wip/quartz:
Design scr_search, start of the top module:
module scr_search(clk,rst,start,R_fixed,angle1,adder,error,X,Y,done
    );
Settings: LEC_CHECK=0, CAP_MARGIN=20, CELL_PAD_IN_SITES_DETAIL_PLACEMENT=0, CELL_PAD_IN_SITES_GLOBAL_PLACEMENT=0, CORE_ASPECT_RATIO=1.68, CORE_MARGIN=2, CORE_UTILIZATION=36, GPL_ROUTABILITY_DRIVEN=0, MAX_ROUTING_LAYER=met5, SETUP_SLACK_MARGIN=0.17, SLEW_MARGIN=0, TNS_END_PERCENT=5; clock period 6.58 ns.
run.sh (not shown) runs the stock make flow with config.mk's settings and CLKGATE_MAP_FILE=.
wip/quartz did not finish; a tool error ended it in global routing.
diff inputs: wip/quartz => wip/raven
- CORE_UTILIZATION changed from 36 to 59
- CORE_ASPECT_RATIO removed (was 1.68)
- MAX_ROUTING_LAYER removed (was met5)
- GPL_ROUTABILITY_DRIVEN removed (was 0)
- CELL_PAD_IN_SITES_DETAIL_PLACEMENT removed (was 0)
- CELL_PAD_IN_SITES_GLOBAL_PLACEMENT removed (was 0)
- SLEW_MARGIN changed from 0 to 20
- SETUP_SLACK_MARGIN changed from 0.17 to 3.27
- the clock period (ns, I/O delays scaled along) changed from 6.58 to 13.7
Run status, wip/raven: aborted in global routing, error GRT-0116
As the logs show, wip/quartz stopped at global routing after a tool error, so it never reached the end of the flow.
wip/raven against wip/quartz: number of rows in the core area down about 40%; die width went up about 1.2%; count of cells resized by post-cts repair fell by 59; synthesis area per yosys held steady; die outline height decreased 39%.

alpha:
scr_search again, from the RTL that the note above started with.
Settings: LEC_CHECK=0, CAP_MARGIN=20, CELL_PAD_IN_SITES_DETAIL_PLACEMENT=0, CELL_PAD_IN_SITES_GLOBAL_PLACEMENT=0, CORE_ASPECT_RATIO=0.72, CORE_MARGIN=2, CORE_UTILIZATION=72, CTS_CLUSTER_DIAMETER=43, CTS_CLUSTER_SIZE=37, GPL_ROUTABILITY_DRIVEN=1, GPL_TIMING_DRIVEN=0, MAX_ROUTING_LAYER=met4, PLACE_DENSITY_LB_ADDON=0.04, SETUP_SLACK_MARGIN=1.11, SLEW_MARGIN=0; clock period 9.86 ns.
What ended alpha was a tool error in global routing; the run never finished.
diff inputs: alpha => beta
Settings: removing CTS_CLUSTER_SIZE (formerly 37); changing CORE_UTILIZATION from 72 to 40; changing SETUP_SLACK_MARGIN from 1.11 to 0.17; changing CELL_PAD_IN_SITES_GLOBAL_PLACEMENT from 0 to 1; changing GPL_ROUTABILITY_DRIVEN from 1 to 0; removing CTS_CLUSTER_DIAMETER (formerly 43); removing GPL_TIMING_DRIVEN (formerly 0); changing MAX_ROUTING_LAYER from met4 to met5; changing the clock period (ns, I/O delays scaled along) from 9.86 to 6.58.
[summary]
beta vs alpha: placed wire-length estimate up by more than a quarter. As far as mux cell area share after synthesis goes, beta and alpha are indistinguishable; the numbers are identical. beta did not run to completion, as it errored out during global routing. Compared beta vs alpha, and initial cell density of the core is down in beta. Diff alpha -> beta: number of register bits inferred by synthesis barely changed; die outline area climbed 14000 um2. Re yosys synthesis chip area: no difference whatsoever between beta and alpha. The number of sinks handled by clock tree synthesis was comparable across beta and alpha. Relative to alpha, post-placement cell area increased by 40% in beta.
## Diff of input files: gamma against beta
Settings: a change of CORE_UTILIZATION from 40 to 65; a change of GPL_ROUTABILITY_DRIVEN from 0 to 1; a change of CELL_PAD_IN_SITES_GLOBAL_PLACEMENT from 1 to 0; a change of the clock period (ns, I/O delays scaled along) from 6.58 to 9.79.
Notes after the runs:
Stage in which a tool error killed gamma: global routing. Compared with beta, overall die height in gamma decreased by more than 10%. The width of the chip in gamma is 0.79 times that in beta. Diff beta..gamma | area fraction in mux cells | unchanged. Changes observed in gamma relative to beta: number of resized instances in the post-cts repair step fell by 110, standard-cell row count dropped 11.
The following lists how delta was set up differently from gamma:
Settings: CELL_PAD_IN_SITES_DETAIL_PLACEMENT removed (was 0); SLEW_MARGIN changed from 0 to 20; CELL_PAD_IN_SITES_GLOBAL_PLACEMENT removed (was 0); SETUP_SLACK_MARGIN removed (was 0.17); CORE_UTILIZATION changed from 65 to 58; CORE_ASPECT_RATIO removed (was 0.72); GPL_ROUTABILITY_DRIVEN removed (was 1); PLACE_DENSITY_LB_ADDON removed (was 0.04); MAX_ROUTING_LAYER removed (was met5); the clock period (ns, I/O delays scaled along) changed from 9.79 to 8.15.
==> results <==
Tool error GRT-0116 stopped delta during global routing; no final results.
Effective utilization at floorplan ended up 6.5 points lower on delta than on gamma.
Compared with gamma, delta shows cell count after placement that has gone up by more than 10%.
Diff gamma..delta | number of I/O pins | unchanged
Between gamma and delta, number of buffers inserted to repair setup after CTS is higher for delta, gamma comes in under that.
| chip area | lower: gamma |
Across both runs, cell area reported after detailed placement was higher for delta than for gamma.
Compared with gamma, delta shows count of instances resized after the clock tree is built higher by 98.
Changes in epsilon relative to delta:
Settings: setting PLACE_DENSITY to 0.45 for the first time; changing CORE_UTILIZATION from 58 to 10; changing the clock period (ns, I/O delays scaled along) from 8.15 to 15.7.
Results
epsilon went all the way through synthesis, placement and routing and the layout is clean on timing, DRC and antenna. Summed standard-cell area reported by yosys: epsilon vs delta, no meaningful difference. [epsilon vs delta] number of core rows: higher in epsilon. Looking only at floorplan-stage core utilization, and setting everything else aside, the higher value of delta and epsilon goes to delta.

## v8
Starting RTL as in the previous note.
clock: 6.73 ns
lec_check: 0
cap_margin: 20
cell_pad_in_sites_detail_placement: 0
cell_pad_in_sites_global_placement: 0
core_aspect_ratio: 0.72
core_margin: 2
core_utilization: 70
cts_cluster_diameter: 43
cts_cluster_size: 37
gpl_routability_driven: 1
gpl_timing_driven: 0
max_routing_layer: met4
place_density_lb_addon: 0.04
setup_slack_margin: -0.69
slew_margin: 0
Status(v8) = ERROR, stage = 5_1_grt
For v10, these inputs were changed with respect to v8:
- a change of CORE_UTILIZATION from 70 to 72
- a change of SETUP_SLACK_MARGIN from -0.69 to 1.11
- an added HOLD_SLACK_MARGIN of -0.09
- a change of the clock period (ns, I/O delays scaled along) from 6.73 to 9.86
==> comparison <==
Of v10 and v8, not a single run came through the flow clean.
v10: it failed with a tool error in 5_1_grt, so there are no final results.
Share of cell area taken by muxes after synthesis: v10 vs v8 identical
Placement-stage worst setup slack ends up higher on v10.
The lower number of setup buffers added after CTS came out of v10.
Against v8, floorplan row count in v10 fell by a few percent.
[compare] base=v8 new=v10: effective utilization at floorplan saw an increase, weighted congestion reported at the end of routability-driven placement higher.
> inputs changed (v10 -> v16)
- CTS_CLUSTER_DIAMETER no longer set, was 43
- CELL_PAD_IN_SITES_GLOBAL_PLACEMENT no longer set, was 0
- SLEW_MARGIN now 20, was 0
- ABC_AREA now 1, previously not set
- GPL_ROUTABILITY_DRIVEN no longer set, was 1
- PLACE_DENSITY_LB_ADDON no longer set, was 0.04
- CORE_ASPECT_RATIO no longer set, was 0.72
- SETUP_SLACK_MARGIN no longer set, was 1.11
- HOLD_SLACK_MARGIN no longer set, was -0.09
- PLACE_DENSITY now 0.41, previously not set
- CELL_PAD_IN_SITES_DETAIL_PLACEMENT no longer set, was 0
- MAX_ROUTING_LAYER no longer set, was met4
- GPL_TIMING_DRIVEN no longer set, was 0
- CTS_CLUSTER_SIZE no longer set, was 37
- the clock period (ns, I/O delays scaled along) now 2.86, was 9.86
[summary]
The log for v16 ends in 3_5_place_dp with error DPL-0038, so the run never completed.
v10: aborted in 5_1_grt (tool error)
Summary of v16 over v10: chip height higher, chip width shrank by about 16%, placement row count increased by 18% relative to the old numbers, portion of the post-synthesis area used by sequential elements higher, die size -about 4%.
v16 ended with less distinct cell type count of the synthesized netlist than v10.
v10 → v16: number of input and output port buffers inserted picked up an extra 3; synthesized cell count higher.
Edits applied to the flow inputs when going from v16 to v51:
- removing ABC_AREA (formerly 1)
- changing PLACE_DENSITY from 0.41 to 0.45
- changing CORE_UTILIZATION from 72 to 22
- changing the clock period (ns, I/O delays scaled along) from 2.86 to 12.1
Notes after the runs:
- v51 finished every stage and its layout cleared the timing, design-rule and antenna checks.
- STATUS combined area of all synthesized cells: v51 loses against v16
- Diff v16 -> v51: post-synth net total down 374; number of cell instances after yosys synthesis down 374.

P:
Starting RTL as in the previous note.
clock: 11.1 ns
lec_check: 0
cap_margin: 35
core_aspect_ratio: 0.62
core_margin: 2
core_utilization: 25
cts_cluster_diameter: 113
gpl_routability_driven: 0
gpl_timing_driven: 0
min_routing_layer: met2
place_density: 0.45
slew_margin: 25
tns_end_percent: 15
For P, the flow was terminated by a tool error in global routing (5_1_grt) and produced no final design.
Relative to P, the following input files were edited for Q:
- SLEW_MARGIN: 25 -> 20
- ABC_AREA: unset -> 1
- CTS_CLUSTER_DIAMETER: 113 -> unset
- GPL_TIMING_DRIVEN: 0 -> unset
- GPL_ROUTABILITY_DRIVEN: 0 -> unset
- CORE_UTILIZATION: 25 -> 72
- MIN_ROUTING_LAYER: met2 -> unset
- TNS_END_PERCENT: 15 -> unset
- CORE_ASPECT_RATIO: 0.62 -> unset
- CAP_MARGIN: 35 -> 20
- the clock period (ns, I/O delays scaled along): 11.1 -> 4.29
[summary]
Seen in the log of Q: DPL-0038 during detailed placement (3_5_place_dp), after which the run never completed.
Q against P: net count after synthesis went up 20%; fraction of the yosys area taken by sequential cells went up 0.41 points; cell total in the yosys stat output went up 21%; post-synthesis average cell area went down about 20%; fraction of synthesized area in multiplexers went down 1.9 points.
Number of instances in the synthesized netlist for Q: about 20% up relative to P
Cmp Q and P / pre-placement core utilization / higher: Q
On Q: chip height is 46 µm lower than what P gave.
Chip area shrinks by more than half when moving from P to Q.
Compared with P, Q shows a lower total cell area reported by yosys after synthesis.
Compared with P, area of the mapped netlist in Q decreased by a few percent.
### Q -> R
- changing CORE_UTILIZATION from 72 to 25
- removing ABC_AREA (formerly 1)
- changing the clock period (ns, I/O delays scaled along) from 4.29 to 15.6
### Flow results
- The run showing the smaller synthesized cell count is R.
- Q and R: one clean run, R; the rest did not finish clean.
- Diff Q -> R: cell count listed in synth_stat.txt -374; area of the core region +about 200%; floorplan-stage core utilization -48 points; number of distinct library cells after synthesis +82%.
### R -> S
- the clock period (ns, I/O delays scaled along): 15.6 -> 11.3
Notes after the runs:
In the tables for S and R, actual slew at the worst max-slew pin reads higher with S.
Relative to R, S degrades setup slack.
Taking R as the reference, in S maximum vdd drop picked up an extra 57%, sequential share of cell area lost 0.29 points.
A capturing instance or port of the critical path of temp_tan[2] is what S shows, while Y[0] belongs to R.
Changes in T relative to S:
- TNS_END_PERCENT now 10, previously not set
- CORE_UTILIZATION now 39, was 25
- the clock period (ns, I/O delays scaled along) now 7.49, was 11.3
### Flow results
STATUS run=T STAGES=ALL_DONE FINAL_CHECKS=FAILED CAUSE=setup timing
Delta (T minus S): largest net degree at the start of global routing -9; area after detailed placement shows an increase of 3600 µm²; logic depth of the worst setup path including buffers increased by 2 relative to the old numbers; share of the final layout cell area in sequential cells went down by 2.3 points; post-route cell area rose by about 34%.
As far as post-cts hold-fix buffer tally is concerned, T and S perform about the same.
T vs S — global-route usage rose 16 points.
T vs S on area overhead of the layout relative to synthesis: T is the higher one.
Going from S to T, the share of power burned in registers was found to have gone down by 2.4 points.
Summary of T over S: setup slack fell by 1860 ps; tally of clock buffers in the finished layout decreased by 1 relative to the old numbers.

scr_search again, from the RTL that the note above started with.
export LEC_CHECK = 0
export CAP_MARGIN = 20
export CORE_MARGIN = 2
export CORE_UTILIZATION = 58
export PLACE_DENSITY = 0.6
export SLEW_MARGIN = 20
create_clock -name core_clock -period 8.05 [get_ports {clk}]
The baseline aborted during global routing with GRT-0116.
Next try:
- CORE_UTILIZATION: 58 -> 44
- PLACE_DENSITY: 0.6 -> 0.45
- clock period: 8.05 -> 6.41 ns (I/O delays scaled with it)
Outcome:
- The new run ended with an error in global routing (GRT-0232)
- area after synthesis stays the same
- die size rose by 31%
- synthesized cell count does not change
Next try:
- CORE_UTILIZATION: 44 -> 72
- CTS_CLUSTER_DIAMETER: unset -> 398
- CTS_CLUSTER_SIZE: unset -> 98
- PLACE_DENSITY: 0.45 -> 0.39
- TNS_END_PERCENT: unset -> 5
Result:
- This time the run failed in detailed placement
- die area falls by well over a third
- synthesized area is unchanged
- synthesized cell count does not change
Next try:
- CORE_UTILIZATION: 72 -> 58
- CTS_CLUSTER_DIAMETER: 398 -> unset
- CTS_CLUSTER_SIZE: 98 -> unset
- PLACE_DENSITY: 0.39 -> unset
- TNS_END_PERCENT: 5 -> unset
- clock period: 6.41 -> 8.11 ns (I/O delays scaled with it)
Effect: This time the run died in global routing with GRT-0116; synthesized area stays the same; die area increases by 23%; synthesized cell count is unchanged.
Next try:
- CORE_UTILIZATION: 58 -> 25
- PLACE_DENSITY: unset -> 0.45
- clock period: 8.11 -> 12.0 ns (I/O delays scaled with it)
This time the run ran to the end with no violations.
Synthesized area does not change.
Synthesized cell count is unchanged.
Die area rose by 130%.

scr_search again, from the RTL that the note above started with.
Settings: LEC_CHECK=0, CAP_MARGIN=20, CELL_PAD_IN_SITES_DETAIL_PLACEMENT=0, CELL_PAD_IN_SITES_GLOBAL_PLACEMENT=0, CORE_ASPECT_RATIO=0.72, CORE_MARGIN=2, CORE_UTILIZATION=72, CTS_CLUSTER_DIAMETER=43, CTS_CLUSTER_SIZE=37, GPL_ROUTABILITY_DRIVEN=1, GPL_TIMING_DRIVEN=0, HOLD_SLACK_MARGIN=0.28, MAX_ROUTING_LAYER=met4, PLACE_DENSITY_LB_ADDON=0.29, SETUP_SLACK_MARGIN=-0.69, SLEW_MARGIN=0; clock period 6.73 ns.
The baseline stopped in 5_1_grt on GRT-0116.
Then changed:
==> flow/config.mk (replaced) <==
export PLATFORM = sky130hd
export DESIGN_NAME = scr_search
export DESIGN_NICKNAME = scr_search
export VERILOG_FILES = /design/flow/design.v
export SDC_FILE = /design/flow/constraint.sdc
export NUM_CORES = 4
export LEC_CHECK = 0
export CAP_MARGIN = 20
export CELL_PAD_IN_SITES_DETAIL_PLACEMENT = 0
export CELL_PAD_IN_SITES_GLOBAL_PLACEMENT = 0
export CORE_ASPECT_RATIO = 1.68
export CORE_MARGIN = 2
export CORE_UTILIZATION = 30
export GPL_ROUTABILITY_DRIVEN = 1
export GPL_TIMING_DRIVEN = 0
export MAX_ROUTING_LAYER = met5
export PLACE_DENSITY_LB_ADDON = 0.18
export SETUP_SLACK_MARGIN = 1.79
export SLEW_MARGIN = 0
export TNS_END_PERCENT = 5
==> flow/constraint.sdc (replaced) <==
create_clock -name core_clock -period 6.58 [get_ports {clk}]
set_input_delay 1.3160 -clock core_clock [delete_from_list [all_inputs] [get_ports {clk}]]
set_output_delay 1.3160 -clock core_clock [all_outputs]
set_load 0.01 [all_outputs]
- The changed run never finished: it broke off in 5_1_grt on GRT-0116
- die area goes up by 140%
- synthesized area does not change
- synthesized cell count stays the same
Then changed:
==> flow/config.mk (replaced) <==
export PLATFORM = sky130hd
export DESIGN_NAME = scr_search
export DESIGN_NICKNAME = scr_search
export VERILOG_FILES = /design/flow/design.v
export SDC_FILE = /design/flow/constraint.sdc
export NUM_CORES = 4
export LEC_CHECK = 0
export CAP_MARGIN = 20
export CELL_PAD_IN_SITES_DETAIL_PLACEMENT = 2
export CELL_PAD_IN_SITES_GLOBAL_PLACEMENT = 2
export CORE_ASPECT_RATIO = 0.72
export CORE_MARGIN = 2
export CORE_UTILIZATION = 25
export GPL_ROUTABILITY_DRIVEN = 0
export MAX_ROUTING_LAYER = met5
export PLACE_DENSITY_LB_ADDON = 0.04
export SETUP_SLACK_MARGIN = 0.17
export SLEW_MARGIN = 0
Outcome: The changed run finished but failed the layout checks on negative setup slack; die area goes up by 19%; synthesized cell count does not change; synthesized area stays the same.
Then changed:
==> flow/config.mk (replaced) <==
export PLATFORM = sky130hd
export DESIGN_NAME = scr_search
export DESIGN_NICKNAME = scr_search
export VERILOG_FILES = /design/flow/design.v
export SDC_FILE = /design/flow/constraint.sdc
export NUM_CORES = 4
export LEC_CHECK = 0
export CAP_MARGIN = 20
export CELL_PAD_IN_SITES_DETAIL_PLACEMENT = 0
export CELL_PAD_IN_SITES_GLOBAL_PLACEMENT = 2
export CORE_ASPECT_RATIO = 0.7
export CORE_MARGIN = 2
export CORE_UTILIZATION = 25
export GPL_ROUTABILITY_DRIVEN = 0
export GPL_TIMING_DRIVEN = 0
export MAX_ROUTING_LAYER = met4
export SETUP_SLACK_MARGIN = -0.81
export SLEW_MARGIN = 0
export TNS_END_PERCENT = 25
==> flow/constraint.sdc (replaced) <==
create_clock -name core_clock -period 14.1 [get_ports {clk}]
set_input_delay 2.8200 -clock core_clock [delete_from_list [all_inputs] [get_ports {clk}]]
set_output_delay 2.8200 -clock core_clock [all_outputs]
set_load 0.01 [all_outputs]
Effect: Now the flow finished clean; synthesized area is unchanged; total power came out lower by well over a third; cell count decreases by about a fifth; clock skew is higher by 0.0035 ns; first-iteration DRC count rose by about a fifth; count of clock-buffer cells in the layout stays the same.
Power is estimated from default activity; no workload was simulated.
